==> flow/design.v <==
`timescale 1ns / 1ps
module Module_of_number
#(   
    parameter W_IN = 26,
    parameter W_OUT = 27
) (
    input  wire [W_IN -1:0 ] Input_a,
    input  wire [W_IN -1:0 ] Input_b,
    output wire [W_OUT-1:0 ] Output
);
wire  sign_a ;
wire  sign_b ;    
reg   [W_IN-1:0] module_a; 
reg   [W_IN-1:0] module_b;
assign  sign_a = Input_a[W_IN-1];
assign  sign_b = Input_b[W_IN-1];
always @* begin : async_proc
    case (sign_a)
        1'b0 : module_a =  Input_a;
        1'b1 : module_a = -Input_a;
    endcase
    case (sign_b)
        1'b0 : module_b =  Input_b;
        1'b1 : module_b = -Input_b;
    endcase
end
assign Output  = module_a + module_b;
endmodule
`timescale 1ns / 1ps
module EMA_Module
#(   
    parameter BWIDTH = 13,
    parameter DWIDTH = 27,
    parameter OUTWIDTH = 48   
) (
    input  wire clk,
    input  wire rst,
    input  wire [BWIDTH-1:0     ] Filter_Coefficient,
    input  wire [DWIDTH-1:0     ] Port_Data,
    input  wire                   Valid,
    output wire                   Valid_out_ema,
    output wire [OUTWIDTH-1:0   ] Filter_Out
);
reg        [DWIDTH-1:0]   Data;
reg        [BWIDTH-1:0]   Coeff_2;
reg        [BWIDTH-1:0]   Coeff_1;
reg signed [DWIDTH-1:0]   Pread; 
reg signed [OUTWIDTH-1:0] accum;
reg signed [OUTWIDTH-1:0] c;
reg Valid_1,Valid_2,Valid_3;
wire signed [DWIDTH+6:0] accum_shift ;
wire signed [DWIDTH-1:0] accum_raunding ;
assign accum_shift    = accum[OUTWIDTH-1:14   ];  
assign accum_raunding = accum_shift[DWIDTH-1:0];  
always @(posedge clk) begin
  if (rst) begin
    Data    <= 0;
    Coeff_1 <= 0;
    Coeff_2 <= 0;
    Pread   <= 0;
    accum   <= 0;
    c       <= 0;
    Valid_1 <= 1'b0;
    Valid_2 <= 1'b0;
    Valid_3 <= 1'b0;
  end else begin
    Valid_1 <= Valid;
    if (Valid) begin
        Data    <= Port_Data;
    end
    Coeff_1 <= Filter_Coefficient;
    Valid_2 <= Valid_1;
    Pread   <= $signed({1'b0,Data})  - accum_raunding;  
    Coeff_2 <= Coeff_1;
    if (Valid_2) begin
        accum   <= $signed({{5{1'b0}},Coeff_2}) * Pread + c;
        Valid_3 <= Valid_2;
    end
    if (Valid_3) begin
        c     <= accum;
    end
  end
end
assign Filter_Out = accum;
assign Valid_out_ema  = Valid_2;
endmodule
`timescale 1ns / 1ps
module Error
#(   
    parameter BWIDTH = 13,
    parameter AWIDTH = 27,
    parameter DWIDTH = 8,
    parameter OUTWIDTH = 48   
) (
    input  wire clk,
    input  wire rst,
    input  wire [BWIDTH-1:0     ] Error_Coefficient,
    input  wire [AWIDTH-1:0     ] Port_Data_A,
    input  wire [DWIDTH-1:0     ] R_level,
    input  wire                   Valid,
    output wire                   Valid_out_error,
    output wire [OUTWIDTH-1:0   ] Error_Out
);
reg signed [AWIDTH-1:0]   Data;
reg        [BWIDTH-1:0]   Coeff_2;
reg        [BWIDTH-1:0]   Coeff_1;
reg signed [DWIDTH-1:0]   Pread;
reg        [DWIDTH-1:0]   R_trig; 
reg signed [OUTWIDTH-1:0] accum;
reg signed [OUTWIDTH-1:0] c;
reg Valid_1,Valid_2;
always @(posedge clk) begin
  if (rst) begin
	R_trig  <= 0;
	Valid_1 <= 1'b0;
	Coeff_1 <= 0;
	Data    <= 0;
	Pread   <= 0;
	Valid_2 <= 1'b0;
	Coeff_2 <= 0;
	accum   <= 0;
	c       <= 0;
  end else begin
	R_trig  <= R_level;
	Valid_1 <= Valid;
	Coeff_1 <= Error_Coefficient;
	Data    <= Port_Data_A;
    Pread   <= $signed({1'b0,R_trig})  - Data;
	Valid_2 <= Valid_1;
	Coeff_2 <= Coeff_1;
	if (Valid_2) begin
		accum <= $signed({{5{1'b0}},Coeff_2}) * Pread + c;
	end
	c <= accum;
  end
end
assign Valid_out_error = Valid_2;
assign Error_Out = accum;
endmodule
`timescale 1ns / 1ps
module Test1
    #(   
    parameter W_IN        = 16,
    parameter W_IN_MODULE = 26,
    parameter BWIDTH      = 18,
    parameter FILTERWIDTH = 13,
    parameter AWIDTH      = 30,
    parameter DWIDTH      = 27,
    parameter DFWIDTH     = 18,
    parameter RWIDTH      = 8,
    parameter RFWIDTH     = 6,
    parameter DSPWIDTH    = 48,
    parameter MULTWIDTH   = DWIDTH + W_IN ,
    parameter RZEROS      = DFWIDTH - RFWIDTH,
    parameter W_OUT       = 16
) (
    input  wire clk,
    input  wire rst,
    input  wire [W_IN -1:0  	] s_chans_dataI,
    input  wire [W_IN -1:0  	] s_chans_dataQ,
    input  wire              	  s_chans_valid,
    input  wire [FILTERWIDTH-1:0] Filter_Coefficient,
    input  wire [FILTERWIDTH-1:0] Error_Coefficient,
    input  wire [RWIDTH-1:0     ] R_level,
    output wire              	  Valid_Out,
    output wire [W_IN_MODULE-1:0] OutputI,
    output wire [W_IN_MODULE-1:0] OutputQ
);
wire        [W_IN_MODULE:0] Module_Out;  
wire signed [DSPWIDTH-1:0 ] EMA_Out ;    
wire signed [DWIDTH+6:0   ] EMA_Out_Shift;  
wire signed [DWIDTH-1:0   ] EMA_Out_Round;  
wire        [DWIDTH-1:0   ] R_with_zeros;
wire signed [DSPWIDTH-1:0 ] Error_Out ;
wire signed [DWIDTH+6:0   ] Error_Out_Shift;  
wire signed [DWIDTH-1:0   ] Error_Out_Round;  
wire valid_connection,valid_error,valid_out_error;
reg   [0:0]  Valid_1,Valid_2;
reg  signed [W_IN-1:0       ] received_Qsignal;
reg  signed [W_IN-1:0       ] received_Isignal;
reg  signed [MULTWIDTH-1:0  ] first_Qmult;
reg  signed [MULTWIDTH-1:0  ] first_Imult;
wire signed [W_IN_MODULE-1:0] first_Qmult_round ;
wire signed [W_IN_MODULE-1:0] first_Imult_round ;
wire signed [W_IN-1:0       ] Satureted_real;
wire signed [W_IN-1:0       ] Satureted_imag;
reg  signed [W_IN_MODULE-1:0] Q_out_reg;
reg  signed [W_IN_MODULE-1:0] I_out_reg;
    assign Valid_Out  = valid_out_error;
    assign OutputQ    = Q_out_reg;
    assign OutputI    = I_out_reg;
always @(posedge clk) begin
  if (rst) begin
    received_Isignal <= 0;
    received_Qsignal <= 0;
    first_Imult      <= 0;
    first_Qmult      <= 0;
    Valid_1          <= 1'b0;
    Valid_2          <= 1'b0;
    I_out_reg        <= 0;
    Q_out_reg        <= 0;
  end else begin
    if(s_chans_valid) begin
        received_Isignal <= s_chans_dataI;  
        received_Qsignal <= s_chans_dataQ;  
    end
    first_Imult <= received_Isignal * Error_Out_Round;  
    first_Qmult <= received_Qsignal * Error_Out_Round;  
    Valid_1     <= s_chans_valid;
    Valid_2     <= Valid_1;
    if (Valid_Out)begin
        I_out_reg     <= first_Imult_round;  
        Q_out_reg     <= first_Qmult_round;  
    end
  end
 end
assign EMA_Out_Shift = EMA_Out[DSPWIDTH-1:14];  
assign EMA_Out_Round = EMA_Out_Shift[DWIDTH-1:0];  
assign R_with_zeros = {R_level,{RZEROS{1'b0}}};
assign Error_Out_Shift = Error_Out[DSPWIDTH-1:10];  
assign Error_Out_Round = Error_Out_Shift[DWIDTH-1:0];  
assign first_Imult_round = first_Imult[MULTWIDTH-1:17];  
assign first_Qmult_round = first_Qmult[MULTWIDTH-1:17];  
    Module_of_number #(
        .W_IN(W_IN_MODULE),  
        .W_OUT(W_IN_MODULE+1)  
    ) inst_Module_of_number (
        .Input_a   (first_Imult_round),
        .Input_b   (first_Qmult_round),
        .Output    (Module_Out)
    );
    EMA_Module #(
        .BWIDTH(FILTERWIDTH),  
        .DWIDTH(DWIDTH),  
        .OUTWIDTH(DSPWIDTH) 
    ) inst_EMA_Module (
        .clk  (clk),
        .rst  (rst),
        .Filter_Coefficient (Filter_Coefficient),
        .Port_Data (Module_Out) ,
        .Valid (Valid_2),
        .Valid_out_ema (valid_error),
        .Filter_Out (EMA_Out)
    );
    Error #(
        .BWIDTH(FILTERWIDTH),
        .AWIDTH(DWIDTH),
        .DWIDTH(DWIDTH),
        .OUTWIDTH(DSPWIDTH)
    ) inst_Error (
        .clk               (clk),
        .rst               (rst),
        .Error_Coefficient (Error_Coefficient),
        .Port_Data_A       (EMA_Out_Round),
        .R_level           (R_with_zeros),
        .Valid             (valid_error),
        .Valid_out_error   (valid_out_error),
        .Error_Out         (Error_Out)
    );
endmodule
Settings: LEC_CHECK=0, CAP_MARGIN=5, CORE_MARGIN=2, CORE_UTILIZATION=72, CTS_CLUSTER_SIZE=59, PLACE_DENSITY=0.64, SETUP_SLACK_MARGIN=-0.14, SLEW_MARGIN=20; clock period 7.37 ns.
run.sh (not shown) runs the stock make flow with config.mk's settings and CLKGATE_MAP_FILE=.
The starting point completed and failed the layout checks on setup timing.
Change:
CAP_MARGIN = 20   (was 5)
CORE_UTILIZATION = 40   (was 72)
CTS_CLUSTER_SIZE = not set   (was 59)
PLACE_DENSITY = not set   (was 0.64)
SETUP_SLACK_MARGIN = not set   (was -0.14)
clock period = 10.0 ns   (was 7.37 ns; I/O delays follow)
With this change the flow passed the timing, DRC and antenna checks.
Via count drops by a little under a tenth.
Die area climbs by well over a third.
Core utilization drops by 40 points.
Design area drops by a few percent.
First-iteration DRC count drops by a quarter to a third.
Worst setup slack improves by 1.6 ns.
Worst hold slack improves by 0.0043 ns.
Critical path depth drops by 3.
Final cell count climbs by a few percent.
Change:
CORE_UTILIZATION = 66   (was 40)
clock period = 7.75 ns   (was 10.0 ns; I/O delays follow)
The new run ran to the end with violations: setup timing. Design area grows by 5.4%. Power climbs by about 40%. Via count goes up by 5.8%. Clock-buffer cell count decreases by 1. Cell count goes down by 4.5%. Utilization grows by 32 points. Routed wire length falls by 1.9%.
Change:
ABC_AREA = 1   (was not set)
CORE_ASPECT_RATIO = 0.5   (was not set)
CORE_UTILIZATION = 72   (was 66)
CTS_CLUSTER_DIAMETER = 364   (was not set)
CTS_CLUSTER_SIZE = 98   (was not set)
SETUP_SLACK_MARGIN = -0.53   (was not set)
TNS_END_PERCENT = 5   (was not set)
clock period = 5.83 ns   (was 7.75 ns; I/O delays follow)
=> The new run ended with an error in global routing, error ODB-0269; synthesized cell count is higher by 33%; die size is higher by 0.36%; area after synthesis is higher by about 9%.
No activity file was given, so power comes from the tool's default toggle rates.
